==> flow/design.v <==
`timescale 1ns / 1ps
module uart_rx #(
  parameter   CLK_FREQ      = 125_000_000,
  parameter   BAUD_RATE     = 115_200,
  parameter   CLKS_PER_BIT  = CLK_FREQ / BAUD_RATE
)
(
  input wire        iClk, iRst,
  input wire        iRxSerial,
  output wire [7:0] oRxByte, 
  output wire       oRxDone
 );
  localparam sIDLE             = 3'b000;
  localparam sRX_START         = 3'b001;
  localparam sRX_DATA          = 3'b010;
  localparam sRX_SAMPLE        = 3'b011;
  localparam sRX_DATA_COMPLETE = 3'b100;
  localparam sRX_STOP          = 3'b101;
  localparam sRX_DONE          = 3'b110;
  reg [2:0] rFSM_Current, wFSM_Next; 
  reg [$clog2(CLKS_PER_BIT):0]   rCnt_Current, wCnt_Next;
  reg [2:0] rBit_Current, wBit_Next;
  reg [7:0] rRxData_Current, wRxData_Next;  
  reg rRx1, rRx2;
  always @(posedge iClk)
    begin
      rRx1 <= iRxSerial;
      rRx2 <= rRx1;
    end
  always @(posedge iClk)
    begin
      if(iRst == 1)
      begin
          rFSM_Current <= sIDLE;
          rCnt_Current <= 0;
          rBit_Current <= 0;
          rRxData_Current <= 0;
      end
      else
      begin
          rFSM_Current <= wFSM_Next;
          rCnt_Current <= wCnt_Next;
          rBit_Current <= wBit_Next;
          rRxData_Current <= wRxData_Next;
      end
    end
 always @(*)
    begin
        case(rFSM_Current)
            sIDLE: 
                begin
                wCnt_Next = 0;
                wBit_Next = 0;
                wRxData_Next = 0; 
                if(iRxSerial == 0)
                    wFSM_Next = sRX_START;
                else
                    wFSM_Next = sIDLE;
                end
            sRX_START:
                begin
                    wBit_Next = 0;
                    wRxData_Next = rRxData_Current;
                    if(rCnt_Current < (CLKS_PER_BIT - 1) ) begin
                        wFSM_Next = sRX_START;
                        wCnt_Next = rCnt_Current + 1;
                    end else begin
                        wFSM_Next = sRX_DATA;
                        wCnt_Next = 0;
                    end
                end
            sRX_DATA:
                begin
                    if(rCnt_Current < (((CLKS_PER_BIT-1)/2) - 1))
                        begin
                        wFSM_Next = sRX_DATA;
                        wCnt_Next = rCnt_Current + 1;
                        wBit_Next = rBit_Current;
                        wRxData_Next = rRxData_Current;
                        end
                    else
                        begin
                        wFSM_Next = sRX_SAMPLE;
                        wCnt_Next = rCnt_Current + 1;
                        wBit_Next = rBit_Current;
                        wRxData_Next = rRxData_Current;
                        end
                end
            sRX_SAMPLE:
                begin
                    wFSM_Next = sRX_DATA_COMPLETE;
                    wCnt_Next = rCnt_Current + 1;
                    wBit_Next = rBit_Current;
                    wRxData_Next = {rRx2, rRxData_Current[7:1]};
                end
            sRX_DATA_COMPLETE:
                begin
                    if(rCnt_Current < (CLKS_PER_BIT - 1))
                        begin
                        wFSM_Next = sRX_DATA_COMPLETE;
                        wCnt_Next = rCnt_Current + 1;
                        wBit_Next = rBit_Current;
                        wRxData_Next = rRxData_Current;
                        end
                    else
                        begin
                        if(rBit_Current < 7)
                            begin
                            wFSM_Next = sRX_DATA;
                            wCnt_Next = 0;
                            wBit_Next = rBit_Current+1;
                            wRxData_Next = rRxData_Current;
                            end
                        else
                            begin
                            wFSM_Next = sRX_STOP;
                            wCnt_Next = 0;
                            wBit_Next = 0;
                            wRxData_Next = rRxData_Current;
                            end    
                        end
                end
            sRX_STOP:
                begin
                    wRxData_Next = rRxData_Current;
                    wBit_Next = 0;
                    if (rCnt_Current < (CLKS_PER_BIT - 1))
                        begin
                            wFSM_Next = sRX_STOP;
                            wCnt_Next = rCnt_Current + 1;
                        end
                    else
                        begin
                            wFSM_Next = sRX_DONE;
                            wCnt_Next = 0;
                        end
                end
            sRX_DONE:
                begin
                wRxData_Next = rRxData_Current;
                wBit_Next = 0;
                wCnt_Next = 0;
                wFSM_Next = sIDLE;
                end
            default:
                begin
                wFSM_Next = sIDLE;
                wCnt_Next = 0;
                wBit_Next = 0;
                wRxData_Next = 0;
                end
            endcase
    end
    assign oRxByte = rRxData_Current;
    assign oRxDone = (rFSM_Current == sRX_DONE) ? 1 : 0;
endmodule
`timescale 1ns / 1ps
module uart_tx #(
    parameter   CLK_FREQ      = 125000000,
    parameter   BAUD_RATE     = 115200,
    parameter   CLKS_PER_BIT  = CLK_FREQ / BAUD_RATE
  )
  (
   input wire       iClk, iRst,
   input wire       iTxStart,
   input wire [7:0] iTxByte, 
   output wire      oTxSerial,
   output wire      oTxBusy,
   output wire      oTxDone
   );
  localparam sIDLE         = 3'b000;
  localparam sTX_START     = 3'b001;
  localparam sTX_DATA      = 3'b010;
  localparam sTX_STOP      = 3'b011;
  localparam sDONE         = 3'b100;
  reg [2:0] rFSM_Current, wFSM_Next; 
  reg [$clog2(CLKS_PER_BIT):0]   rCnt_Current, wCnt_Next;
  reg [2:0] rBit_Current, wBit_Next;
  reg [7:0] rTxData_Current, wTxData_Next;
  always @(posedge iClk)
  begin
    if (iRst==1)
      begin
        rFSM_Current <= sIDLE;
        rCnt_Current <= 0;
        rBit_Current <= 0;
        rTxData_Current <= 0;
      end
    else
      begin
        rFSM_Current <= wFSM_Next;
        rCnt_Current <= wCnt_Next;
        rBit_Current <= wBit_Next;
        rTxData_Current <= wTxData_Next;
      end
  end
  always @(*)
    begin
      case (rFSM_Current)
        sIDLE :
          begin
            wCnt_Next = 0;
            wBit_Next = 0;
            if (iTxStart == 1)
              begin
                wFSM_Next = sTX_START;
                wTxData_Next = iTxByte;    
              end
            else
             begin    
                wFSM_Next = sIDLE;
                wTxData_Next = rTxData_Current;
             end
          end 
        sTX_START :
            begin
              wTxData_Next = rTxData_Current;
              wBit_Next = 0;
              if (rCnt_Current < (CLKS_PER_BIT - 1) )
                begin
                  wFSM_Next = sTX_START;
                  wCnt_Next = rCnt_Current + 1;
                end
              else
                begin
                  wFSM_Next = sTX_DATA;
                  wCnt_Next = 0;
                end
            end 
          sTX_DATA :
            begin
              if (rCnt_Current < (CLKS_PER_BIT - 1) )
                begin
                  wFSM_Next = sTX_DATA;
                  wCnt_Next = rCnt_Current + 1;
                  wTxData_Next = rTxData_Current;
                  wBit_Next = rBit_Current;
                end
              else
                begin
                  wCnt_Next = 0;
                  if (rBit_Current != 7)
                    begin
                      wFSM_Next = sTX_DATA;
                      wBit_Next = rBit_Current + 1;
                      wTxData_Next = { 1'b0, rTxData_Current[7:1] };  
                    end
                  else
                    begin
                      wFSM_Next = sTX_STOP;
                      wBit_Next = 0;
                      wTxData_Next = rTxData_Current;
                    end
                end
            end  
          sTX_STOP :
            begin
              wTxData_Next = rTxData_Current;
              wBit_Next = 0;
              if (rCnt_Current < (CLKS_PER_BIT - 1) )
                begin
                  wFSM_Next = sTX_STOP;
                  wCnt_Next = rCnt_Current + 1;
                end
              else
                begin
                  wFSM_Next = sDONE;
                  wCnt_Next = 0;
                end
            end 
          sDONE :
            begin
              wTxData_Next = rTxData_Current;
              wBit_Next = 0;
              wCnt_Next = 0;
              wFSM_Next = sIDLE;
            end
          default :
            begin
              wFSM_Next = sIDLE;
              wCnt_Next = 0;
              wBit_Next = 0;
              wTxData_Next = 0;
            end 
        endcase
    end
  reg rTxSerial;
  always @(*)
  begin
    if (rFSM_Current == sTX_START)
      rTxSerial = 0;
    else if (rFSM_Current == sTX_DATA)
      rTxSerial = rTxData_Current[0];
    else
      rTxSerial = 1;
  end
  assign oTxSerial = rTxSerial;
  assign oTxBusy = ( (rFSM_Current == sIDLE) || (rFSM_Current == sDONE) ) ? 0 : 1;
  assign oTxDone = (rFSM_Current == sDONE) ? 1 : 0;
endmodule
`timescale 1ns / 1ps
module partial_full_adder(
    input   wire iA, iB,
    input   wire iCarryIn,
    output  wire oSum, oGen, oPropagate
    );
assign oSum = iA ^ iB ^ iCarryIn;
assign oGen = iA & iB;
assign oPropagate = iA | iB;
endmodule
`timescale 1ns / 1ps
module carry_lookahead_adder_4b #(
    parameter ADDER_WIDTH = 4
) (
    input   wire [ADDER_WIDTH-1:0] iA, iB,
    input   wire                   iCarryIn,
    output  wire [ADDER_WIDTH-1:0] oSum,
    output  wire                   oCarry
);
    wire [ADDER_WIDTH-1:0] wGen, wPropagate;
    partial_full_adder PFA1(
        .iA(iA[0]),
        .iB(iB[0]),
        .iCarryIn(iCarryIn),
        .oSum(oSum[0]),
        .oGen(wGen[0]),
        .oPropagate(wPropagate[0])
    );
    partial_full_adder PFA2(
        .iA(iA[1]),
        .iB(iB[1]),
        .iCarryIn(wCarry[0]),  
        .oSum(oSum[1]),
        .oGen(wGen[1]),
        .oPropagate(wPropagate[1])
    );
    partial_full_adder PFA3(
        .iA(iA[2]),
        .iB(iB[2]),
        .iCarryIn(wCarry[1]),  
        .oSum(oSum[2]),
        .oGen(wGen[2]),
        .oPropagate(wPropagate[2])
    );
    partial_full_adder PFA4(
        .iA(iA[3]),
        .iB(iB[3]),
        .iCarryIn(wCarry[2]),  
        .oSum(oSum[3]),
        .oGen(wGen[3]),
        .oPropagate(wPropagate[3])
    );
    wire [ADDER_WIDTH-2:0] wCarry;
    assign wCarry[0] = wGen[0] | (wPropagate[0] & iCarryIn);
    assign wCarry[1] = wGen[1] | (wPropagate[1] & wGen[0]) | (wPropagate[1] & wPropagate[0] & iCarryIn);
    assign wCarry[2] = wGen[2] | (wPropagate[2] & wGen[1]) | (wPropagate[2] & wPropagate[1] & wGen[0]) | (wPropagate[2] & wPropagate[1] & wPropagate[0] & iCarryIn);
    assign oCarry    = wGen[3] | (wPropagate[3] & wGen[2]) | (wPropagate[3] & wPropagate[2] & wGen[1]) | (wPropagate[3] & wPropagate[2] & wPropagate[1] & wGen[0]) | (wPropagate[3] & wPropagate[2] & wPropagate[1] & wPropagate[0] & iCarryIn); 
endmodule
`timescale 1ns / 1ps
module carry_lookahead_adder_16b (
    input   wire [15:0] iA, iB,
    input   wire                   iCarryIn,
    output  wire [15:0] oSum,
    output  wire                   oCarry
);
    wire [2:0] w_oCarry;
    carry_lookahead_adder_4b CLA1(.iA(iA[3:0]), .iB(iB[3:0]), .iCarryIn(iCarryIn), .oSum(oSum[3:0]), .oCarry(w_oCarry[0]));
    carry_lookahead_adder_4b CLA2(.iA(iA[7:4]), .iB(iB[7:4]), .iCarryIn(w_oCarry[0]), .oSum(oSum[7:4]), .oCarry(w_oCarry[1]));
    carry_lookahead_adder_4b CLA3(.iA(iA[11:8]), .iB(iB[11:8]), .iCarryIn(w_oCarry[1]), .oSum(oSum[11:8]), .oCarry(w_oCarry[2]));
    carry_lookahead_adder_4b CLA4(.iA(iA[15:12]), .iB(iB[15:12]), .iCarryIn(w_oCarry[2]), .oSum(oSum[15:12]), .oCarry(oCarry));
endmodule
`timescale 1ns / 1ps
module carry_select_adder_Nb #(
    parameter ADDER_WIDTH = 128,
    parameter SUB_WIDTH = 16
) (
    input   wire [ADDER_WIDTH-1:0] iA, iB,
    input   wire                   iCarryIn,
    output  wire [ADDER_WIDTH-1:0] oSum,
    output  wire                   oCarry
);
    wire oCarry1;
    wire [1:0] oCarryFA [0:ADDER_WIDTH/SUB_WIDTH-1];
    wire [SUB_WIDTH-1:0] oSumFA [0:ADDER_WIDTH/SUB_WIDTH-1][0:1];
    carry_lookahead_adder_16b CLA(.iA(iA[SUB_WIDTH-1:0]), .iB(iB[SUB_WIDTH-1:0]), .iCarryIn(iCarryIn), .oSum(oSum[SUB_WIDTH-1:0]), .oCarry(oCarry1));
    genvar i;
    generate
        for (i = SUB_WIDTH; i < ADDER_WIDTH; i = i + SUB_WIDTH)
        begin : adders
            carry_lookahead_adder_16b CLA_noCarry(.iA(iA[i+SUB_WIDTH-1:i]), .iB(iB[i+SUB_WIDTH-1:i]), .iCarryIn(1'b0), .oSum(oSumFA[i/SUB_WIDTH][0]), .oCarry(oCarryFA[i/SUB_WIDTH][0]));
            carry_lookahead_adder_16b CLA_carry(.iA(iA[i+SUB_WIDTH-1:i]), .iB(iB[i+SUB_WIDTH-1:i]), .iCarryIn(1'b1), .oSum(oSumFA[i/SUB_WIDTH][1]), .oCarry(oCarryFA[i/SUB_WIDTH][1]));
        end
    endgenerate
    wire [1:ADDER_WIDTH/SUB_WIDTH-1] mux_select;
    assign mux_select[1] = (oCarry1 == 0) ? oCarryFA[1][0] : oCarryFA[1][1];
    genvar j;
    generate
        for (j = 2; j < ADDER_WIDTH/SUB_WIDTH; j = j + 1)
        begin
            assign mux_select[j] = (mux_select[j-1] == 0) ? oCarryFA[j-1][0] : oCarryFA[j-1][1];
        end
    endgenerate
    generate
        genvar l;
        for (l = 0; l < SUB_WIDTH; l = l + 1)
        begin : assign_bit
            assign oSum[SUB_WIDTH + l] = (oCarry1 == 0) ? oSumFA[1][0][l] : oSumFA[1][1][l];
        end
    endgenerate
    genvar k;
    generate
        for (k = SUB_WIDTH*2; k < ADDER_WIDTH; k = k + SUB_WIDTH)
        begin : assign_sum
            genvar l;
            for (l = 0; l < SUB_WIDTH; l = l + 1)
            begin : assign_bit
                assign oSum[k+l] = (mux_select[k/SUB_WIDTH] == 0) ? oSumFA[k/SUB_WIDTH][0][l] : oSumFA[k/SUB_WIDTH][1][l];
            end
        end
    endgenerate
    assign oCarry = (mux_select[ADDER_WIDTH/SUB_WIDTH-1] == 0) ? oCarryFA[ADDER_WIDTH/SUB_WIDTH-1][0] : oCarryFA[ADDER_WIDTH/SUB_WIDTH-1][1];
endmodule
`timescale 1ns / 1ps
module mp_adder #(
      parameter OPERAND_WIDTH = 512,
      parameter ADDER_WIDTH   = 128,
      parameter N_ITERATIONS  = OPERAND_WIDTH / ADDER_WIDTH
    )
    (
    input  wire                       iClk,
    input  wire                       iRst,
    input  wire                       iStart,
    input  wire                       iCommand,
    input  wire [OPERAND_WIDTH-1:0]   iOpA,
    input  wire [OPERAND_WIDTH-1:0]   iOpB,
    output wire [OPERAND_WIDTH:0]     oRes,  
    output wire                       oDone);
    wire [OPERAND_WIDTH-1:0] regA_D;
    reg  [OPERAND_WIDTH-1:0] regA_Q;
    always @(posedge iClk)
    begin
        if(iRst==1)     regA_Q <= { OPERAND_WIDTH{1'b0} }; 
        else            regA_Q <= regA_D;
    end
    wire [OPERAND_WIDTH-1:0] regB_D;
    reg  [OPERAND_WIDTH-1:0] regB_Q;    
    always @(posedge iClk)
    begin
      if(iRst==1)       regB_Q <= {OPERAND_WIDTH{1'b0}}; 
      else              regB_Q <= regB_D;
    end
    reg          muxA_sel;
    wire [OPERAND_WIDTH-1:0] muxA_Out;
    assign muxA_Out = (muxA_sel == 0) ? iOpA : { {ADDER_WIDTH{1'b0}}  , regA_Q[OPERAND_WIDTH-1:ADDER_WIDTH]};
    assign regA_D = muxA_Out;
    wire [OPERAND_WIDTH-1:0] w_invOpB;
    assign w_invOpB = (iCommand == 0) ? iOpB : (~iOpB);
    reg  muxB_sel;
    wire  [OPERAND_WIDTH-1:0] muxB_Out;
    assign muxB_Out = (muxB_sel == 0) ? w_invOpB : { {ADDER_WIDTH{1'b0}}  , regB_Q[OPERAND_WIDTH-1:ADDER_WIDTH]};
    assign regB_D = muxB_Out;
    wire [ADDER_WIDTH-1:0]  operandA;
    wire [ADDER_WIDTH-1:0]  operandB;
    wire                    carry_in;
    wire [ADDER_WIDTH-1:0]  result;
    wire                    carry_out;
    carry_select_adder_Nb #( .ADDER_WIDTH(ADDER_WIDTH)) 
    carry_select_inst   (
        .iA( operandA ), 
        .iB( operandB ),
        .iCarryIn( carry_in ),
        .oSum(result),
        .oCarry(carry_out)
      );
    reg  [OPERAND_WIDTH-1:0] regResult;
    always @(posedge iClk)
    begin
        if(iRst==1)   regResult <= { OPERAND_WIDTH{1'b0} };
      else            regResult <= { result, regResult[OPERAND_WIDTH-1:ADDER_WIDTH] };
    end
    reg  regCout;
    always @(posedge iClk)
    begin
      if(iRst==1)   regCout <= 1'b0;
      else          regCout <= carry_out;
    end
    wire w_Carry;
    assign w_Carry = (iCommand == 0) ? 1'b0 : 1'b1;  
    reg  muxCarry_sel;
    wire muxCarryIn;
    assign muxCarryIn = (muxCarry_sel == 0) ? w_Carry : regCout;
    assign operandA = regA_Q;
    assign operandB = regB_Q;
    assign carry_in = muxCarryIn;
    assign oRes = { regCout, regResult};
    localparam s_IDLE         = 3'b000;
    localparam s_STORE_OPS    = 3'b001;
    localparam s_ADD_FIRST    = 3'b010;
    localparam s_ADD_WORDS    = 3'b011;
    localparam s_DONE         = 3'b100;
    reg [2:0] rFSM_current, wFSM_next;
    always @(posedge iClk)
    begin
        if(iRst==1)	  
            rFSM_current <= s_IDLE;
        else          
            rFSM_current <= wFSM_next;
    end
    reg [$clog2(N_ITERATIONS):0] rCnt_Current, wCnt_next;
    always @(posedge iClk)
    begin
        if(iRst==1)	  
            rCnt_Current <= 0;
        else          
            rCnt_Current <= wCnt_next;
    end
    always @(*)
    begin
        case(rFSM_current)
            s_IDLE: 
              begin         
                muxA_sel = 0;
                muxB_sel = 0;
                muxCarry_sel = 0;
                wCnt_next = 0;
                if (iStart==1)
                    wFSM_next = s_STORE_OPS;
                else
                    wFSM_next = s_IDLE;
              end
            s_STORE_OPS: 
              begin
                muxA_sel = 0;
                muxB_sel = 0;
                muxCarry_sel = 0;
                wCnt_next = rCnt_Current + 1;
                wFSM_next = s_ADD_FIRST;
              end
            s_ADD_FIRST: 
              begin
                muxA_sel = 1;
                muxB_sel = 1;
                muxCarry_sel = 0;
                wCnt_next = rCnt_Current + 1;
                wFSM_next = s_ADD_WORDS;
              end
            s_ADD_WORDS: 
              begin
                muxA_sel = 1;
                muxB_sel = 1;
                muxCarry_sel = 1;
                wCnt_next = rCnt_Current + 1;
                if ( rCnt_Current < (N_ITERATIONS - 1) )
                  wFSM_next = s_ADD_WORDS;
                else
                  wFSM_next = s_DONE;
              end
            s_DONE:
              begin
                muxA_sel = 1;
                muxB_sel = 1;
                muxCarry_sel = 1;
                wCnt_next = 0;
                wFSM_next = s_IDLE;
              end  
            default: 
              begin 
                muxA_sel = 0;
                muxB_sel = 0;
                muxCarry_sel = 0;
                wCnt_next = 0;
                wFSM_next = s_IDLE;
              end
        endcase
    end
    reg regDone;
    always @(posedge iClk)
    begin
      if(iRst)    regDone <= 1'd0; 
      else        regDone <= ( rFSM_current == s_DONE ) ? 1'b1 : 1'b0;
    end
    assign oDone = regDone;
endmodule
`timescale 1ns / 1ps
module uart_top #(
    parameter   OPERAND_WIDTH = 512,
    parameter   ADDER_WIDTH   = 128,
    parameter   NBYTES        = OPERAND_WIDTH / 8,  
    parameter   CLK_FREQ      = 125_000_000,
    parameter   BAUD_RATE     = 7_812_500    
  )  
  (
    input   wire   iClk, iRst,
    input   wire   iRx,
    output  wire   oTx
  );
  reg [NBYTES*8-1:0] rBuffer1, rBuffer2;
  wire [(NBYTES)*8:0] wBuffer3;
  reg [(NBYTES+1)*8-1:0] rBufferRes;
  localparam s_IDLE         = 3'b000;
  localparam s_WAIT_RX1     = 3'b001;
  localparam s_WAIT_RX2     = 3'b010;
  localparam s_ADDITION     = 3'b011;
  localparam s_TX           = 3'b100;
  localparam s_WAIT_TX      = 3'b101;
  localparam s_DONE         = 3'b110;
  localparam s_WAIT_ADD_SUB = 3'b111;
  reg [2:0]   rFSM;  
  reg         rTxStart;
  reg [7:0]   rTxByte;
  wire        wTxBusy;
  wire        wTxDone;
  wire [7:0] wRxByte;
  wire wRxDone;
  uart_tx #(  .CLK_FREQ(CLK_FREQ), .BAUD_RATE(BAUD_RATE) )
  UART_TX_INST
    (.iClk(iClk),
     .iRst(iRst),
     .iTxStart(rTxStart),
     .iTxByte(rTxByte),
     .oTxSerial(oTx),
     .oTxBusy(wTxBusy),
     .oTxDone(wTxDone)
     );
  uart_rx #( .CLK_FREQ(CLK_FREQ), .BAUD_RATE(BAUD_RATE) )
  UART_RX_INST
  (.iClk(iClk),
   .iRst(iRst),
   .iRxSerial(iRx),
   .oRxByte(wRxByte),
   .oRxDone(wRxDone)
   );
   reg r_StartAdd;
   wire w_DoneAdd;
   mp_adder #( .OPERAND_WIDTH(OPERAND_WIDTH), .ADDER_WIDTH(ADDER_WIDTH) ) MP_ADDER_INST
   (.iClk(iClk),
    .iRst(iRst),
    .iStart(r_StartAdd),
    .iCommand(r_add_sub[0]),
    .iOpA(rBuffer1),
    .iOpB(rBuffer2),
    .oRes(wBuffer3),
    .oDone(w_DoneAdd)
   );
   reg [7:0] r_add_sub;
  reg [$clog2(NBYTES):0] rCnt_Current;
  always @(posedge iClk)
  begin
  if (iRst == 1 ) 
    begin
      rFSM <= s_IDLE;
      rTxStart <= 0;
      rCnt_Current <= 0;
      rTxByte <= 0;
      rBuffer1 <= 0;
      rBuffer2 <= 0;
      rBufferRes <= 0;
    end 
  else 
    begin
      case (rFSM)
        s_IDLE :
          begin
            rFSM <= s_WAIT_ADD_SUB;
          end
        s_WAIT_ADD_SUB :
          begin
            if (wRxDone==1)
                begin
                    r_add_sub <= wRxByte;
                    rFSM <= s_WAIT_RX1;
                end 
             else
                begin
                    rFSM <= s_WAIT_ADD_SUB;
                end           
          end
        s_WAIT_RX1 :
          begin
          r_StartAdd <= 0;
            if (wRxDone==1)
                begin
                if(rCnt_Current<NBYTES-1)
                    begin
                    rCnt_Current<=rCnt_Current+1;
                    rFSM <= s_WAIT_RX1;
                    rBuffer1 <= { rBuffer1[NBYTES*8-9:0],wRxByte};            
                    end
                else
                    begin
                    rCnt_Current<=0;
                    rBuffer1 <= { rBuffer1[NBYTES*8-9:0],wRxByte}; 
                    rFSM <= s_WAIT_RX2;
                    end
                end 
             else
                begin
                    rFSM <= s_WAIT_RX1;
                end           
          end
          s_WAIT_RX2 :
          begin
            if (wRxDone==1)
                begin
                if(rCnt_Current<NBYTES-1)
                    begin
                    r_StartAdd <= 0;
                    rCnt_Current<=rCnt_Current+1;
                    rFSM <= s_WAIT_RX2;
                    rBuffer2 <= { rBuffer2[NBYTES*8-9:0],wRxByte};            
                    end
                else
                    begin
                    rCnt_Current<=0;
                    rBuffer2 <= { rBuffer2[NBYTES*8-9:0],wRxByte}; 
                    r_StartAdd <= 1;                  
                    rFSM <= s_ADDITION;
                    end
                end 
             else
                begin
                    r_StartAdd <= 0;
                    rFSM <= s_WAIT_RX2;
                end           
          end  
        s_ADDITION:
        begin
            rCnt_Current<=0;
            if(w_DoneAdd != 1)
                begin
                    r_StartAdd <= 1;
                    rFSM <= s_ADDITION;
                end
            else
                begin
                r_StartAdd <= 0;
                rFSM <= s_TX;
                if(r_add_sub[0] == 0)
                    begin
                    rBufferRes <= {7'b0000000,wBuffer3};
                    end
                else
                    begin
                    rBufferRes <= {8'b00000000,wBuffer3[OPERAND_WIDTH-1:0]};
                    end
                end
        end
        s_TX :
          begin
            if ( (rCnt_Current < (NBYTES+1)) && (wTxBusy ==0) ) 
              begin
                rFSM <= s_WAIT_TX;
                rTxStart <= 1; 
                rTxByte <= rBufferRes[(NBYTES+1)*8-1:(NBYTES+1)*8-8];             
                rBufferRes <= {rBufferRes[(NBYTES+1)*8-9:0] , 8'b0000_0000};     
                rCnt_Current <= rCnt_Current + 1;
              end 
            else 
              begin 
                rFSM <= s_DONE;
                rTxStart <= 0;
                rTxByte <= 0;
                rCnt_Current <= 0;
              end
            end 
            s_WAIT_TX :
              begin
                if (wTxDone) begin
                  rFSM <= s_TX;
                end else begin
                  rFSM <= s_WAIT_TX;
                  rTxStart <= 0;                   
                end
              end 
            s_DONE :
              begin
                rFSM <= s_WAIT_ADD_SUB;     
              end 
            default :
              rFSM <= s_IDLE;
          endcase
      end
    end       
endmodule
==> flow/run.sh <==
#!/bin/bash
# the make line also repeats each setting of config.mk as NAME=value (left out here)
make -C /OpenROAD-flow-scripts/flow DESIGN_CONFIG=/design/flow/config.mk WORK_HOME=/design/flow/orfs CLKGATE_MAP_FILE= finish
==> flow/config.mk <==
export PLATFORM = sky130hd
export DESIGN_NAME = uart_top
export DESIGN_NICKNAME = uart_top
export VERILOG_FILES = /design/flow/design.v
export SDC_FILE = /design/flow/constraint.sdc
export NUM_CORES = 4
export LEC_CHECK = 0
export ABC_AREA = 1
export CAP_MARGIN = 5
export CORE_MARGIN = 2
export CORE_UTILIZATION = 40
export CTS_CLUSTER_DIAMETER = 166
export GPL_ROUTABILITY_DRIVEN = 0
export GPL_TIMING_DRIVEN = 0
export MIN_ROUTING_LAYER = met1
export PLACE_DENSITY = 0.83
export SETUP_SLACK_MARGIN = 0.38
export SLEW_MARGIN = 20
==> flow/constraint.sdc <==
create_clock -name core_clock -period 5.09 [get_ports {iClk}]
set_input_delay 1.0180 -clock core_clock [delete_from_list [all_inputs] [get_ports {iClk}]]
set_output_delay 1.0180 -clock core_clock [all_outputs]
set_load 0.01 [all_outputs]
==> qor.csv, run 1 <==
stage;metric;value;unit
cts;cts-root-buf;clkbuf_16;
power;vdd_drop_max;0.000456;V
outcome;so_faults;capacitance limit, slew limit, setup timing;
critical_path;arrival;6.68;ns
detailed_routing;drc;0;
yosys;ys_seq_elements;3162;
grt;grt_pass1_wl;549000;um
place;hpwlAfterDp;256000;um
yosys;ys_seq_frac;0.541;
cts;clkSlewWorstSetupHoldPaths;0.07;ns
final_timing;hold_viol;0;
power;comb_power_share;0.050;
die;fp_util;0.402;
yosys;ff_type;dfxtp_1;
power;powerClk;24.4;mW
yosys;synthAoiAreaFrac;0.160;
layout;layout.nets;15173;
yosys;netlist_top_cells_count;3593 x nor2_1, 3160 x dfxtp_1, 2230 x o21ai_0;
place;placedCellCount;18337;
cts;numClockSinks;3162;
yosys;synthMostInstantiatedCell;nor2_1;
place;io_buffers;3;
layout;syn_to_final_growth;15.4;%
critical_path;setup.worst_path.start;MP_ADDER_INST.regB_Q[31]$_SDFF_PP0_;
detailed_routing;drtIter0Drc;18044;
yosys;adder_share;0.0324;
critical_path;rr_worst_depth;52;
yosys;syn_area_per_cell;8.11;um^2
worst_hold_path;hold_class;reg2reg;
yosys;async_flop_share;0;
final_timing;max-slew-margin-rel;-0.292;
outcome;status;finished with violations;
detailed_routing;first_pass_iters;12;
grt;grt_start_max_net_pins;17;
worst_hold_path;hold_path_depth;0;
place;pre_cts_slack;-0.771;ns
critical_path;crit_buf_inv;4;
worst_hold_path;holdPathEnd;UART_RX_INST.rRx2$_DFF_P_;
critical_path;rrSetupSlack;-0.80;ns
yosys;ys_area;117000;um^2
die;die_area;297000;um^2
critical_path;crit_path_max_incr_delay;0.43;ns
cts;cts_buffer_depth;4;
die;die_x;545;um
layout;logic_area;47200;um^2
power;leakage;49.3;nW
grt;grt_pass1_vias;95976;
layout;seq_area;63300;um^2
yosys;synth-simple-area-share;0.161;
yosys;ys_types;49;
yosys;xor_share;0.0408;
final_timing;setup_slack;-0.795;ns
critical_path;critPathKind;reg2reg;
critical_path;rr_endpoint;MP_ADDER_INST.regResult[508]$_SDFF_PP0_;
yosys;synth_cells;14434;
power;top_power_group;sequential cells;
final_timing;hold_slack;0.335;ns
die;fp-row-count;198;
final_timing;setup-tns-final;-17.13;ns
power;pg_seq;25.5;mW
cts;cts_made_buffers;308;
critical_path;r2r_start;MP_ADDER_INST.regB_Q[31]$_SDFF_PP0_;
cts;htreeDepth;5;
detailed_routing;ant_nets;0;
final_timing;setup_viol;38;
critical_path;end_kind;register;
yosys;synth.top_cell.area_share;0.540;
critical_path;crit_path_start_kind;register;
final_timing;fin_worst_skew;0.0649;ns
yosys;logic_family;simple AND/OR/NAND/NOR gates;
power;seq_power_share;0.486;
critical_path;cpMaxStageDelayCell;dfxtp_1;
critical_path;cp_num_cells;52;
detailed_routing;drt-total-wl;380000;um
yosys;synth-edff-count;2;
flow_run;maxCapViolations;3;
critical_path;cp_data_required_time;5.89;ns
final_timing;drv_slew;4;
yosys;syn_area;117000;um^2
layout;nFillCells;25418;
final_timing;period_used_share;1.16;
yosys;mux_share;0;
yosys;largest_area_cell;dfxtp_1;
final_timing;tightest_slew;1.93;ns
die;die_h;545;um
grt;antenna_found_initial;57;
yosys;floorplan.nets;14725;
worst_hold_path;hold_start;UART_RX_INST.rRx1$_DFF_P_;
power;p_int;40.3;mW
critical_path;crit_top_cell;nand2_4;
die;pin_count;4;
final_timing;min_period;5.89;ns
critical_path;critical_path.endpoint;MP_ADDER_INST.regResult[508]$_SDFF_PP0_;
final_timing;fmax;170;MHz
die;core_area;291000;um^2
critical_path;crit_family;simple AND/OR/NAND/NOR gates;
grt;overflow;0;
yosys;yosysCellCount;14434;
power;switching_power;12.2;mW
power;switching_share;0.232;
yosys;topCellsByArea;dfxtp_1 54%, nor2_1 12%, o21ai_0 9.5%;
power;pg_comb;2.61;mW
final_timing;rsz0062_at_grt;yes;
cts;cts_tree;built;
power;p_clk_frac;0.464;
critical_path;crit_fanout;3;
cts;insertion_delay;0.99;ns
detailed_routing;vias;104996;
layout;fin_cells;19038;
detailed_routing;viasPerCell;5.52;
flow_run;tool_warnings;183;
grt;grt_use_total;0.237;
power;power_density;389;nW/um^2
yosys;ys_warn_count;5;
detailed_routing;avgRoutedWirePerCell;19.9;um
-- layout make-up --
cell class	instances	share of cell area
Clock buffer	412	0.0653
Antenna cell	29	0.000537
Buffer	1032	0.0292
Clock inverter	125	0.0134
Tap cell	3900	0.0361
Sequential cell	3162	0.469
Multi-Input combinational cell	9245	0.349
Timing Repair Buffer	138	0.00995
Inverter	995	0.0277
-- metal layers --
metal	wire, um	track usage	vias up
li1	-	-	47269
met1	140000	0.293	47960
met2	159000	0.358	7760
met3	49800	0.0715	1963
met4	30500	0.153	44
met5	386	0	-
-- through the flow --
step	util	power [mW]	instance area, um^2
2_1_floorplan	-	27.3	117000
3_3_place_gp	0.419	28.2	122000
3_5_place_dp	0.419	28.2	122000
4_1_cts	0.460	51.9	134000
5_1_grt	0.464	53.5	135000
6_report	0.464	52.5	135000
-- timing repair --
action,CTS,global route
endpoints found under the hold margin,0,0
gates resized,95,246
hold buffers,0,0
buffers inserted,100,31
setup endpoints to repair,34,93
pin swaps,36,63
==> run 2, diff against run 1 <==
ABC_AREA = default   (was 1)
CAP_MARGIN = 20   (was 5)
CORE_UTILIZATION = 15   (was 40)
CTS_CLUSTER_DIAMETER = default   (was 166)
GPL_ROUTABILITY_DRIVEN = default   (was 0)
GPL_TIMING_DRIVEN = default   (was 0)
MIN_ROUTING_LAYER = default   (was met1)
PLACE_DENSITY = default   (was 0.83)
SETUP_SLACK_MARGIN = default   (was 0.38)
clock period = 11.5 ns   (was 5.09 ns; I/O delays follow)
==> run 2 against run 1 <==
Net effect: now clean on timing, DRC and antenna; critical path type is now in2reg; first-iteration DRC count decreased by 62%; largest power group unchanged; core utilization decreased by 29 points; via count decreased by 18%; largest cell class unchanged; hold slack improved by 0.0065 ns.
==> qor.csv, run 2 <==
stage;metric;value;unit;change
yosys;floorplan.nets;13674;;-7.1%
critical_path;r2r_start;MP_ADDER_INST.regB_Q[21]$_SDFF_PP0_;;
final_timing;min_period;4.83;ns;
critical_path;crit_path_max_incr_delay;0.93;ns;+0.50 ns
detailed_routing;viasPerCell;3.65;;-34%
power;seq_power_share;0.496;;+0.010
die;fp-row-count;326;;+65%
cts;cts_made_buffers;318;;+3.2%
die;pin_count;4;;unchanged
power;comb_power_share;0.026;;-0.024
cts;cts-root-buf;clkbuf_16;;
critical_path;crit_family;buffers and inverters;;
yosys;syn_area;119000;um^2;+1.4%
critical_path;rr_worst_depth;15;;-71%
critical_path;path_cells;buf_16 -> buf_4 -> buf_12 -> buf_4 -> a211oi_1;;
worst_hold_path;hold_start;UART_RX_INST.rRx1$_DFF_P_;;
critical_path;critical_path.endpoint;rBufferRes[194]$_SDFFE_PP0P_;;
power;leakage;44.1;nW;-11%
power;p_clk_frac;0.478;;+0.014
layout;nFillCells;87298;;+240%
power;switching_power;4.92;mW;-60%
place;dpl-instance-area;129000;um^2;+5.8%
die;die_x;894;um;+64%
grt;antenna_found_initial;18;;-68%
power;vdd_drop_max;0.000115;V;-75%
place;hpwlAfterDp;202000;um;-21%
grt;grt_pass1_vias;81865;;-15%
cts;hold_buffers;0;;unchanged
yosys;synthMostInstantiatedCell;dfxtp_1;;
layout;logic_area;50500;um^2;+7.0%
critical_path;crit_fanout;213;;+210
cts;cts_buffer_depth;4;;unchanged
cts;cts_resized;0;;-100%
power;powerClk;10.8;mW;-56%
final_timing;tightest_slew;1.36;ns;-0.564 ns
grt;grt_pass1_wl;482000;um;-12%
final_timing;max-slew-margin-rel;0.0861;;+0.378
grt;overflow;0;;unchanged
critical_path;cp_num_cells;5;;-90%
power;switching_share;0.218;;-0.0138
yosys;synthAoiAreaFrac;0.135;;-0.0251
yosys;netlist_top_cells_count;3160 x dfxtp_1, 2882 x nand2_1, 1530 x a21oi_1;;
yosys;ff_type;dfxtp_1;;
yosys;xor_share;0.0449;;+0.00416
die;core_area;788000;um^2;+170%
layout;design_area;140000;um^2;+3.6%
cts;numClockSinks;3162;;unchanged
final_timing;rsz0062_at_grt;no;;
detailed_routing;vias;85997;;-18%
yosys;ys_seq_frac;0.533;;-0.00749
layout;syn_to_final_growth;18.0;%;
critical_path;rrSetupSlack;6.74;ns;+7.54 ns
die;die_h;894;um;+64%
critical_path;cpMaxStageDelayCell;buf_4;;
yosys;synth-edff-count;2;;unchanged
yosys;synth_cells;13383;;-7.3%
cts;cts_tree;built;;
final_timing;setup-tns-final;0;ns;+17.13 ns
yosys;mux_share;0.0433;;+0.0433
yosys;largest_area_cell;dfxtp_1;;
flow_run;maxCapViolations;0;;-3
detailed_routing;drc;0;;unchanged
yosys;ys_types;84;;+71%
grt;grt_start_max_net_pins;251;;+234
cts;post_cts_buffers;0;;-100%
critical_path;rr_endpoint;MP_ADDER_INST.regResult[477]$_SDFF_PP0_;;
yosys;ys_warn_count;5;;unchanged
layout;post-route-util;0.178;;-0.287
final_timing;fmax;207;MHz;
yosys;synth-simple-area-share;0.169;;+0.00885
critical_path;cp_data_required_time;12.18;ns;+6.29 ns
worst_hold_path;holdPathEnd;UART_RX_INST.rRx2$_DFF_P_;;
yosys;syn_area_per_cell;8.87;um^2;+9.4%
power;pg_comb;583;uW;-78%
worst_hold_path;hold_class;reg2reg;;
critical_path;crit_buf_inv;4;;unchanged
critical_path;end_kind;register;;
detailed_routing;drtIter0Drc;6849;;-62%
flow_run;tool_warnings;244;;+33%
yosys;synth.top_cell.area_share;0.533;;-0.00748
detailed_routing;ant_nets;0;;unchanged
critical_path;arrival;5.51;ns;-1.17 ns
die;die_area;799000;um^2;+170%
yosys;adder_share;0.0319;;-0.000448
detailed_routing;drt-total-wl;313000;um;-18%
yosys;topCellsByArea;dfxtp_1 53%, nand2_1 9.1%, a21oi_1 6.4%;;
layout;seq_area;63300;um^2;about the same
critical_path;crit_top_cell;buf_4;;
outcome;status;timing/DRC/antenna clean;;
power;pg_seq;11.2;mW;-56%
final_timing;fin_worst_skew;0.0524;ns;-0.0125 ns
final_timing;drv_slew;0;;-4
cts;htreeDepth;5;;unchanged
detailed_routing;first_pass_iters;6;;-6
grt;grt_use_total;0.0742;;-0.163
die;fp_util;0.151;;-0.252
place;gp_congestion;0.818;;
cts;clkSlewWorstSetupHoldPaths;0.06;ns;about the same
power;power_density;161;nW/um^2;-59%
layout;layout.nets;13103;;-14%
detailed_routing;avgRoutedWirePerCell;13.3;um;-33%
place;io_buffers;3;;unchanged
final_timing;period_used_share;0.420;;-0.736
critical_path;crit_path_start_kind;input pin;;
yosys;logic_family;simple AND/OR/NAND/NOR gates;;
power;p_int;17.6;mW;-56%
worst_hold_path;hold_path_depth;0;;unchanged
final_timing;hold_viol;0;;unchanged
yosys;ys_seq_elements;3162;;unchanged
critical_path;setup.worst_path.start;iRst;;
critical_path;critPathKind;in2reg;;
yosys;ys_area;119000;um^2;+1.4%
final_timing;setup_viol;0;;-100%
yosys;async_flop_share;0;;unchanged
cts;insertion_delay;0.90;ns;-0.09 ns
yosys;yosysCellCount;13383;;-7.3%
power;top_power_group;sequential cells;;
## run 2: area by class of cell
cell class	instances	share of cell area
Inverter	342	0.00917
Sequential cell	3162	0.452
Antenna cell	8	0.000143
Multi-Input combinational cell	8893	0.360
Clock buffer	449	0.0667
Timing Repair Buffer	95	0.00696
Clock inverter	110	0.0107
Tap cell	10496	0.0938
## run 2: per-layer routing
metal / up-vias / routed length [um] / global-route usage
li1: 42737 / - / -
met1: 41075 / 149000 / 0.106
met2: 1738 / 140000 / 0.118
met3: 447 / 14800 / 0.00925
met4: 0 / 8540 / 0.0204
met5: - / 0 / 0
## run 2: through the flow
step	instances	total power, mW	setup WS [ns]	hold slack (ns)
floorplan	13383	11.8	7.79	0.310
global placement	22987	12.0	5.87	0.316
detailed placement	22987	12.0	5.81	0.313
CTS	23546	22.7	6.50	0.348
global route	23549	23.2	6.37	0.355
finish	23555	22.6	6.67	0.342
==> run 3, diff against run 2 <==
ABC_AREA = 0   (was default)
CELL_PAD_IN_SITES_DETAIL_PLACEMENT = 0   (was default)
CORE_ASPECT_RATIO = 1.47   (was default)
CORE_UTILIZATION = 72   (was 15)
CTS_CLUSTER_DIAMETER = 27   (was default)
CTS_CLUSTER_SIZE = 14   (was default)
HOLD_SLACK_MARGIN = 0.18   (was default)
MAX_ROUTING_LAYER = met4   (was default)
MIN_ROUTING_LAYER = met1   (was default)
PLACE_DENSITY_LB_ADDON = 0.11   (was default)
SETUP_SLACK_MARGIN = 0.92   (was default)
TNS_END_PERCENT = 50   (was default)
clock period = 3.43 ns   (was 11.5 ns; I/O delays follow)
==> run 3 against run 2 <==
Net effect: the layout now fails its checks (setup timing); count of clock-buffer cells in the layout increased by 94; largest power group is now the clock network; critical endpoint is now MP_ADDER_INST.regResult[500]$_SDFF_PP0_; register-to-register slack got worse by 7.1 ns; critical path type is now reg2reg; critical path depth rose by 9; final cell count shrank 31%.
==> qor.csv, run 3 <==
stage;metric;value;unit;change
flow_run;tool_warnings;235;;-3.7%
critical_path;crit_fanout;3;;-99%
grt;grt_pass1_wl;558000;um;+16%
yosys;ff_type;dfxtp_1;;
yosys;synth-edff-count;2;;unchanged
critical_path;crit_family;simple AND/OR/NAND/NOR gates;;
power;leakage;50.4;nW;+14%
cts;numClockSinks;3162;;unchanged
yosys;async_flop_share;0;;unchanged
power;pg_seq;37.5;mW;+230%
grt;grt_start_max_net_pins;177;;-29%
critical_path;setup.worst_path.start;MP_ADDER_INST.regA_Q[104]$_SDFF_PP0_;;
power;power;91.2;mW;+300%
cts;hold_buffers;0;;unchanged
power;p_clk_frac;0.562;;+0.084
power;vdd_drop_max;0.000795;V;+590%
yosys;ys_seq_frac;0.533;;unchanged
yosys;synthMostInstantiatedCell;dfxtp_1;;
critical_path;rr_endpoint;MP_ADDER_INST.regResult[500]$_SDFF_PP0_;;
cts;cts_made_buffers;481;;+51%
power;p_int;69.5;mW;+290%
cts;cts-root-buf;clkbuf_16;;
critical_path;critical_path.endpoint;MP_ADDER_INST.regResult[500]$_SDFF_PP0_;;
final_timing;rsz0062_at_grt;yes;;
detailed_routing;drtIter0Drc;13573;;+98%
grt;grt_use_total;0.434;;+0.360
yosys;yosysCellCount;13383;;unchanged
detailed_routing;first_pass_iters;7;;+1
worst_hold_path;hold_path_depth;2;;+2
cts;cts_tree;built;;
final_timing;period_used_share;1.10;;+0.676
power;switching_share;0.238;;+0.0197
yosys;synth.top_cell.area_share;0.533;;unchanged
yosys;syn_area;119000;um^2;unchanged
die;fp_util;0.725;;+0.575
critical_path;crit_path_start_kind;register;;
final_timing;setup-tns-final;-4.00;ns;-4.00 ns
power;seq_power_share;0.411;;-0.085
yosys;ys_types;84;;unchanged
detailed_routing;vias;102290;;+19%
yosys;largest_area_cell;dfxtp_1;;
detailed_routing;drt-total-wl;407000;um;+30%
cts;insertion_delay;1.05;ns;+0.15 ns
layout;layout.nets;13792;;+5.3%
grt;overflow;0;;unchanged
place;hpwlAfterDp;217000;um;+7.5%
grt;antenna_found_initial;42;;+24
final_timing;hold_slack;0.215;ns;-0.127 ns
die;fp-row-count;180;;-45%
final_timing;hold_viol;0;;unchanged
yosys;ys_seq_elements;3162;;unchanged
die;die_x;339;um;-62%
worst_hold_path;hold_class;in2reg;;
power;pg_comb;2.43;mW;+320%
place;io_buffers;3;;unchanged
detailed_routing;avgRoutedWirePerCell;25.2;um;+90%
cts;clkSlewWorstSetupHoldPaths;0.07;ns;about the same
die;die_h;496;um;-44%
yosys;floorplan.nets;13674;;unchanged
critical_path;crit_buf_inv;1;;-3
final_timing;max-slew-margin-rel;0.0363;;-0.0498
critical_path;critPathKind;reg2reg;;
yosys;ys_area;119000;um^2;unchanged
detailed_routing;ant_nets;0;;unchanged
outcome;so_faults;setup timing;;
final_timing;setup_viol;28;;+28
final_timing;min_period;3.76;ns;
detailed_routing;viasPerCell;6.34;;+74%
critical_path;arrival;4.56;ns;-0.95 ns
power;power_density;636;nW/um^2;+290%
yosys;topCellsByArea;dfxtp_1 53%, nand2_1 9.1%, a21oi_1 6.4%;;
yosys;logic_family;simple AND/OR/NAND/NOR gates;;
critical_path;cp_data_required_time;4.23;ns;-7.95 ns
critical_path;end_kind;register;;
yosys;synth-simple-area-share;0.169;;unchanged
yosys;adder_share;0.0319;;unchanged
power;top_power_group;the clock network;;
yosys;xor_share;0.0449;;unchanged
layout;post-route-util;0.876;;+0.699
power;comb_power_share;0.027;;about the same
critical_path;crit_path_max_incr_delay;0.52;ns;-0.41 ns
critical_path;r2r_start;MP_ADDER_INST.regA_Q[104]$_SDFF_PP0_;;
critical_path;rr_worst_depth;14;;-1
yosys;mux_share;0.0433;;unchanged
layout;fin_cells;16136;;-31%
yosys;synthAoiAreaFrac;0.135;;unchanged
layout;syn_to_final_growth;20.8;%;
power;switching_power;21.7;mW;+340%
place;gp_congestion;0.932;;+14%
yosys;syn_area_per_cell;8.87;um^2;unchanged
yosys;synth_cells;13383;;unchanged
final_timing;setup_slack;-0.330;ns;-7.00 ns
die;pin_count;4;;unchanged
cts;htreeDepth;5;;unchanged
die;core_area;164000;um^2;-79%
final_timing;fin_worst_skew;0.104;ns;+0.0513 ns
power;powerClk;51.3;mW;+370%
place;placedCellCount;15054;;-35%
yosys;netlist_top_cells_count;3160 x dfxtp_1, 2882 x nand2_1, 1530 x a21oi_1;;
critical_path;cp_num_cells;14;;+9
outcome;status;finished with violations;;
flow_run;maxCapViolations;0;;unchanged
final_timing;tightest_slew;1.41;ns;+0.0427 ns
critical_path;path_cells;inv_1 -> ha_1 -> nor3_1 -> nor3b_1 -> and2_1 -> and2_4 -> a21boi_2 -> o211ai_4 -> a311oi_4 -> nor2_2 -> o21bai_1 -> a21oi_2 -> fa_2 -> nor2_1;;
critical_path;cpMaxStageDelayCell;fa_2;;
final_timing;drv_slew;0;;unchanged
yosys;ys_warn_count;5;;unchanged
final_timing;fmax;266;MHz;
worst_hold_path;holdPathEnd;UART_RX_INST.rFSM_Current[2]$_DFF_P_;;
grt;grt_pass1_vias;99354;;+21%
worst_hold_path;hold_start;iRst;;
die;die_area;168000;um^2;-79%
critical_path;rrSetupSlack;-0.33;ns;-7.07 ns
detailed_routing;drc;0;;unchanged
cts;cts_buffer_depth;4;;unchanged
[run 3: what timing repair did]
| item | in CTS | in global routing |
|---|---|---|
| pin swaps | 161 | 126 |
| gates cloned | 4 | 27 |
| endpoints found under the setup margin | 687 | 483 |
| buffers inserted | 63 | 54 |
| endpoints found under the hold margin | 0 | 0 |
| gates resized | 305 | 231 |
[run 3: metal layers]
| layer | track usage | up-vias | share of wire |
|---|---|---|---|
| met1 | 0.461 | 47986 | 0.33 |
| met2 | 0.713 | 7274 | 0.47 |
| met5 | - | - | 0 |
| met4 | 0.360 | 0 | 0.11 |
| li1 | - | 44325 | - |
| met3 | 0.0743 | 2705 | 0.094 |
[run 3: layout make-up]
| type | count | area (um^2) |
|---|---|---|
| inverter | 342 | 1290 |
| tap | 2184 | 2730 |
| sequential | 3162 | 63400 |
| clock inverter | 340 | 4210 |
| multi-input combinational | 8893 | 52300 |
| clock buffer | 543 | 12600 |
| timing repair buffer | 621 | 6810 |
| antenna | 51 | 128 |
| fill | 7475 | 20300 |
[run 3: through the flow]
| stage | worst slack (ns) | cell area, um^2 |
|---|---|---|
| after floorplan | 0.172 | 119000 |
| final | -0.330 | 143000 |
| after detailed placement | -0.530 | 123000 |
| after global routing | -0.532 | 143000 |
| after CTS | -0.241 | 141000 |
| after global placement | -0.526 | 123000 |
==> run 4, diff against run 3 <==
ABC_AREA = default   (was 0)
CAP_MARGIN = 0   (was 20)
CELL_PAD_IN_SITES_DETAIL_PLACEMENT = default   (was 0)
CORE_ASPECT_RATIO = default   (was 1.47)
CTS_CLUSTER_DIAMETER = 395   (was 27)
CTS_CLUSTER_SIZE = 11   (was 14)
HOLD_SLACK_MARGIN = default   (was 0.18)
MAX_ROUTING_LAYER = default   (was met4)
MIN_ROUTING_LAYER = default   (was met1)
PLACE_DENSITY_LB_ADDON = default   (was 0.11)
SETUP_SLACK_MARGIN = default   (was 0.92)
TNS_END_PERCENT = 5   (was 50)
clock period = 2.33 ns   (was 3.43 ns; I/O delays follow)
==> run 4 against run 3 <==
Net effect: still fails the layout checks on setup timing; worst setup slack worse by 0.90 ns; synthesized area is the same; clock skew is 0.045 ns lower; count of clock-buffer cells in the layout is 200 lower; global-route usage shrank 4.6 points; sequential power is 47% higher; synthesized cell count did not move; die area barely moved; core utilization shrank 4.3 points; critical path type unchanged.
==> qor.csv, run 4 <==
stage;metric;value;unit;change
cts;cts_tree;built;;
power;pg_comb;3.82;mW;+57%
yosys;synthAoiAreaFrac;0.135;;unchanged
grt;busiest_layer;met2;;
critical_path;crit_path_start_kind;register;;
critical_path;critical_path.endpoint;MP_ADDER_INST.regResult[509]$_SDFF_PP0_;;
final_timing;max-slew-margin-rel;0.145;;+0.109
yosys;ys_area;119000;um^2;unchanged
yosys;ys_warn_count;5;;unchanged
yosys;largest_area_cell;dfxtp_1;;
yosys;logic_family;simple AND/OR/NAND/NOR gates;;
outcome;so_faults;setup timing;;
power;seq_power_share;0.528;;+0.117
yosys;netlist_top_cells_count;3160 x dfxtp_1, 2882 x nand2_1, 1530 x a21oi_1;;
place;gp_congestion;0.963;;+3.3%
yosys;mux_share;0.0433;;unchanged
critical_path;crit_family;AND-OR/OR-AND gates;;
layout;layout.nets;13977;;+1.3%
power;switching_power;22.8;mW;+5.3%
yosys;synth-edff-count;2;;unchanged
yosys;synthMostInstantiatedCell;dfxtp_1;;
detailed_routing;drtIter0Drc;11096;;-18%
flow_run;tool_warnings;225;;-4.3%
yosys;synth-simple-area-share;0.169;;unchanged
yosys;synth_cells;13383;;unchanged
critical_path;arrival;4.37;ns;-0.19 ns
place;io_buffers;3;;unchanged
critical_path;cp_num_cells;17;;+3
grt;grt_pass1_wl;518000;um;-7.1%
critical_path;rrSetupSlack;-1.23;ns;-0.90 ns
final_timing;setup_viol;273;;+880%
detailed_routing;ant_nets;0;;unchanged
critical_path;end_kind;register;;
place;hpwlAfterDp;229000;um;+5.5%
cts;clkSlewWorstSetupHoldPaths;0.06;ns;about the same
yosys;ys_seq_frac;0.533;;unchanged
final_timing;hold_viol;0;;unchanged
layout;syn_to_final_growth;15.4;%;
final_timing;fmax;281;MHz;+5.5%
grt;antenna_found_initial;43;;+2.4%
power;powerClk;45.5;mW;-11%
critical_path;crit_fanout;2;;-1
cts;numClockSinks;3162;;unchanged
power;pg_seq;55.1;mW;+47%
power;comb_power_share;0.037;;+0.010
die;die_area;168000;um^2;about the same
die;fp_util;0.722;;-0.00308
critical_path;path_cells;ha_2 -> nor2b_1 -> o211ai_1 -> buf_4 -> a21oi_4 -> nor4b_4 -> o2111ai_2 -> buf_6 -> a32oi_4 -> buf_4 -> nand2_2 -> a311oi_4 -> o21bai_2 -> a21o_1 -> fa_2 -> xnor2_2 -> nor2_1;;
power;switching_share;0.219;;-0.0192
final_timing;setup_slack;-1.23;ns;-0.905 ns
final_timing;fin_worst_skew;0.0584;ns;-0.0453 ns
grt;overflow;0;;unchanged
grt;use_met1;0.494;;+0.0330
cts;cts_made_buffers;337;;-30%
grt;grtUsageMet2;0.644;;-0.0694
critical_path;rr_worst_depth;17;;+3
cts;insertion_delay;0.97;ns;-0.08 ns
critical_path;cpMaxStageDelayCell;fa_2;;
final_timing;hold_slack;0.137;ns;-0.0777 ns
yosys;ff_type;dfxtp_1;;
critical_path;crit_path_max_incr_delay;0.36;ns;-0.16 ns
yosys;syn_area_per_cell;8.87;um^2;unchanged
die;die_h;410;um;-17%
die;core_area;164000;um^2;+0.43%
worst_hold_path;holdPathEnd;UART_RX_INST.rRx1$_DFF_P_;;
detailed_routing;drt-total-wl;339000;um;-17%
power;p_clk_frac;0.436;;-0.126
detailed_routing;first_pass_iters;9;;+2
yosys;syn_area;119000;um^2;unchanged
outcome;status;finished with violations;;
die;die_x;410;um;+21%
yosys;adder_share;0.0319;;unchanged
power;p_int;81.7;mW;+17%
detailed_routing;viasPerCell;5.97;;-5.7%
detailed_routing;avgRoutedWirePerCell;21.3;um;-16%
critical_path;crit_buf_inv;3;;+2
die;pin_count;4;;unchanged
place;pre_cts_slack;-1.48;ns;-0.946 ns
critical_path;r2r_start;MP_ADDER_INST.regB_Q[52]$_SDFF_PP0_;;
yosys;ys_types;84;;unchanged
final_timing;drv_slew;0;;unchanged
yosys;topCellsByArea;dfxtp_1 53%, nand2_1 9.1%, a21oi_1 6.4%;;
die;fp-row-count;149;;-17%
worst_hold_path;hold_class;in2reg;;
worst_hold_path;hold_path_depth;1;;-1
power;leakage;48.1;nW;-4.5%
yosys;ys_seq_elements;3162;;unchanged
critical_path;rr_endpoint;MP_ADDER_INST.regResult[509]$_SDFF_PP0_;;
yosys;async_flop_share;0;;unchanged
critical_path;cp_data_required_time;3.13;ns;-1.10 ns
final_timing;rsz0062_at_grt;yes;;
detailed_routing;drc;0;;unchanged
grt;grt_start_max_net_pins;158;;-11%
final_timing;tightest_slew;1.28;ns;-0.123 ns
grt;grt_pass1_vias;92067;;-7.3%
power;vdd_drop_max;0.00113;V;+42%
layout;nFillCells;9599;;+28%
flow_run;maxCapViolations;0;;unchanged
final_timing;period_used_share;1.53;;+0.434
cts;cts-root-buf;clkbuf_16;;
power;power_density;763;nW/um^2;+20%
critical_path;critPathKind;reg2reg;;
critical_path;setup.worst_path.start;MP_ADDER_INST.regB_Q[52]$_SDFF_PP0_;;
cts;htreeDepth;5;;unchanged
detailed_routing;vias;95066;;-7.1%
grt;met3_usage;0.0630;;-0.0113
final_timing;min_period;3.56;ns;-0.195 ns
worst_hold_path;hold_start;iRx;;
cts;cts_buffer_depth;4;;unchanged
yosys;synth.top_cell.area_share;0.533;;unchanged
yosys;yosysCellCount;13383;;unchanged
yosys;floorplan.nets;13674;;unchanged
power;power;104;mW;+15%
grt;grt_use_total;0.388;;-0.0461
critical_path;crit_top_cell;buf_4;;
yosys;xor_share;0.0449;;unchanged
power;top_power_group;sequential cells;;
-- run 4: cell type report --
class	count	area (um^2)	area share
Sequential cell	3162	63400	0.462
Multi-Input combinational cell	8893	52000	0.380
Timing Repair Buffer	950	8970	0.0654
Clock buffer	343	8520	0.0622
Tap cell	2189	2740	0.0200
Inverter	342	1280	0.00937
Clock inverter	7	68.8	0.000502
Antenna cell	25	62.6	0.000457
-- run 4: stage by stage --
stage,std cells,utilization,cell area [um^2],TNS [ns]
floorplan,13383,-,119000,-96.78
global placement,15495,0.769,126000,-213.32
detailed placement,15495,0.769,126000,-231.60
CTS,15873,0.827,136000,-144.80
global route,15887,0.833,137000,-197.50
finish,15911,0.833,137000,-139.26
-- run 4: layer usage --
| layer | vias up | routed length [um] |
|---|---|---|
| li1 | 44306 | - |
| met1 | 45446 | 132000 |
| met2 | 4283 | 162000 |
| met3 | 1017 | 26700 |
| met4 | 14 | 17900 |
| met5 | - | 88 |
-- run 4: timing repair --
action                     4_1_cts  5_1_grt
hold buffers                     1        0
resized                        171      188
hold endpoints to repair         3        0
setup buffers                   27       17
setup endpoints to repair      602      965
pin swaps                      104       98
==> run 5, diff against run 4 <==
CAP_MARGIN = 35   (was 0)
CORE_UTILIZATION = 65   (was 72)
CTS_CLUSTER_DIAMETER = 52   (was 395)
CTS_CLUSTER_SIZE = default   (was 11)
SETUP_SLACK_MARGIN = 1.3   (was default)
clock period = 8.0 ns   (was 2.33 ns; I/O delays follow)
==> run 5 against run 4 <==
Net effect: the run now finishes clean; via count down 7.9%; final cell count down 3.0%; worst setup slack better by 4.9 ns; final area down 5.1%; critical path depth down 2; count of clock-buffer cells in the layout up 132; die area up 11%; critical endpoint unchanged; largest power group unchanged; highest routed layer unchanged.
==> qor.csv, run 5 <==
stage;metric;value;unit;change
yosys;netlist_top_cells_count;3160 x dfxtp_1, 2882 x nand2_1, 1530 x a21oi_1;;
power;pg_comb;863;uW;
yosys;yosysCellCount;13383;;unchanged
power;pg_seq;16.1;mW;-71%
final_timing;hold_slack;0.355;ns;+0.217 ns
grt;grt_pass1_vias;83000;;-9.8%
critical_path;crit_fanout;5;;+3
critical_path;crit_top_cell;inv_1;;
yosys;mux_share;0.0433;;unchanged
cts;cts_tree;built;;
worst_hold_path;hold_path_depth;0;;-1
final_timing;hold_viol;0;;unchanged
final_timing;setup_viol;0;;-100%
final_timing;max-slew-margin-rel;0.200;;+0.0544
layout;syn_to_final_growth;9.57;%;
yosys;synth.top_cell.area_share;0.533;;unchanged
detailed_routing;vias;87520;;-7.9%
yosys;topCellsByArea;dfxtp_1 53%, nand2_1 9.1%, a21oi_1 6.4%;;
detailed_routing;viasPerCell;5.67;;-5.1%
yosys;syn_area_per_cell;8.87;um^2;unchanged
flow_run;maxCapViolations;0;;unchanged
cts;cts_buffer_depth;4;;unchanged
yosys;xor_share;0.0449;;unchanged
cts;cts_resized;0;;-100%
worst_hold_path;holdPathEnd;UART_RX_INST.rRx2$_DFF_P_;;
outcome;status;timing/DRC/antenna clean;;
yosys;syn_area;119000;um^2;unchanged
place;hpwlAfterDp;206000;um;-10%
critical_path;arrival;5.11;ns;+0.74 ns
critical_path;rr_endpoint;MP_ADDER_INST.regResult[509]$_SDFF_PP0_;;
power;leakage;44.2;nW;-8.2%
critical_path;critPathKind;reg2reg;;
power;p_clk_frac;0.468;;+0.032
critical_path;cp_data_required_time;8.81;ns;+5.68 ns
power;top_power_group;sequential cells;;
detailed_routing;avgRoutedWirePerCell;20.2;um;-4.8%
die;fp-row-count;156;;+4.7%
place;io_buffers;3;;unchanged
cts;clkSlewWorstSetupHoldPaths;0.06;ns;about the same
worst_hold_path;hold_class;reg2reg;;
critical_path;end_kind;register;;
detailed_routing;ant_nets;0;;unchanged
final_timing;drv_slew;0;;unchanged
grt;antenna_found_initial;14;;-67%
detailed_routing;first_pass_iters;6;;-3
yosys;floorplan.nets;13674;;unchanged
power;switching_power;6.84;mW;-70%
yosys;ys_seq_frac;0.533;;unchanged
yosys;largest_area_cell;dfxtp_1;;
power;comb_power_share;0.027;;-0.010
critical_path;cpMaxStageDelayCell;a211oi_1;;
final_timing;min_period;4.30;ns;+0.733 ns
yosys;ys_seq_elements;3162;;unchanged
layout;nFillCells;13906;;+45%
layout;layout.nets;13127;;-6.1%
final_timing;setup-tns-final;0;ns;+139.26 ns
cts;insertion_delay;0.95;ns;-0.02 ns
cts;post_cts_buffers;0;;-100%
yosys;logic_family;simple AND/OR/NAND/NOR gates;;
grt;overflow;0;;unchanged
yosys;ys_types;84;;unchanged
critical_path;crit_buf_inv;2;;-1
grt;grt_use_total;0.327;;-0.0614
worst_hold_path;hold_start;UART_RX_INST.rRx1$_DFF_P_;;
die;pin_count;4;;unchanged
cts;htreeDepth;5;;unchanged
detailed_routing;drc;0;;unchanged
grt;grt_pass1_wl;481000;um;-7.2%
critical_path;crit_path_start_kind;register;;
power;powerClk;14.9;mW;-67%
final_timing;fin_worst_skew;0.0399;ns;-0.0185 ns
yosys;synthMostInstantiatedCell;dfxtp_1;;
die;die_h;431;um;+5.2%
die;die_area;186000;um^2;+11%
detailed_routing;drt-total-wl;312000;um;-7.7%
yosys;synthAoiAreaFrac;0.135;;unchanged
final_timing;period_used_share;0.537;;-0.993
critical_path;r2r_start;MP_ADDER_INST.regB_Q[43]$_SDFF_PP0_;;
grt;grt_start_max_net_pins;248;;+57%
die;die_x;431;um;+5.2%
cts;cts_made_buffers;324;;-3.9%
power;vdd_drop_max;0.000212;V;-81%
yosys;ys_area;119000;um^2;unchanged
yosys;synth_cells;13383;;unchanged
power;seq_power_share;0.505;;-0.023
critical_path;critical_path.endpoint;MP_ADDER_INST.regResult[509]$_SDFF_PP0_;;
yosys;ys_warn_count;5;;unchanged
yosys;adder_share;0.0319;;unchanged
yosys;synth-edff-count;2;;unchanged
cts;cts-root-buf;clkbuf_16;;
final_timing;tightest_slew;1.20;ns;-0.0815 ns
flow_run;tool_warnings;264;;+17%
final_timing;fmax;233;MHz;-17%
critical_path;setup.worst_path.start;MP_ADDER_INST.regB_Q[43]$_SDFF_PP0_;;
critical_path;cp_num_cells;15;;-2
critical_path;rrSetupSlack;3.70;ns;+4.94 ns
critical_path;path_cells;inv_1 -> ha_1 -> inv_1 -> a21oi_1 -> o31ai_1 -> a211oi_1 -> o311ai_4 -> o211ai_2 -> nand2_1 -> a311oi_2 -> o21bai_1 -> a21o_1 -> fa_1 -> xnor2_1 -> nor2_1;;
power;p_int;25.0;mW;-69%
power;power_density;244;nW/um^2;-68%
yosys;async_flop_share;0;;unchanged
final_timing;rsz0062_at_grt;no;;
die;core_area;181000;um^2;+10%
critical_path;crit_path_max_incr_delay;0.76;ns;+0.40 ns
cts;hold_buffers;0;;-1
cts;numClockSinks;3162;;unchanged
critical_path;crit_family;AND-OR/OR-AND gates;;
yosys;synth-simple-area-share;0.169;;unchanged
die;fp_util;0.655;;-0.0666
place;placedCellCount;14871;;-4.0%
detailed_routing;drtIter0Drc;7740;;-30%
yosys;ff_type;dfxtp_1;;
place;gp_congestion;0.978;;+1.6%
layout;fin_cells;15430;;-3.0%
critical_path;rr_worst_depth;15;;-2
power;switching_share;0.215;;-0.00332
run 5: final cells by class:
class | count | area [um^2] | share of cell area
sequential | 3162 | 63300 | 0.487
multi-input combinational | 8893 | 50500 | 0.388
clock buffer | 475 | 9600 | 0.0738
tap | 2370 | 2970 | 0.0228
timing repair buffer | 113 | 1610 | 0.0124
inverter | 342 | 1280 | 0.00987
clock inverter | 72 | 847 | 0.00651
antenna | 3 | 7.51 | 0.0000577
run 5: routing by layer:
metal  vias up  track usage  wire length (um)
li1      42758            -                 -
met1     41804        0.441            135000
met2      2451        0.531            147000
met3       493       0.0481             18700
met4        14        0.124             12100
met5         -            0                84
run 5: stage by stage:
step                      area [um^2]  setup slack (ns)  power, mW  utilization
after floorplan                119000              4.59       16.9            -
after global placement         119000              3.74       17.2        0.657
after detailed placement       119000              3.70       17.2        0.659
after CTS                      130000              3.75       31.9        0.717
after global routing           130000              3.54       32.7        0.718
final                          130000              3.70       31.8        0.718
Power and IR drop assume default switching activity.
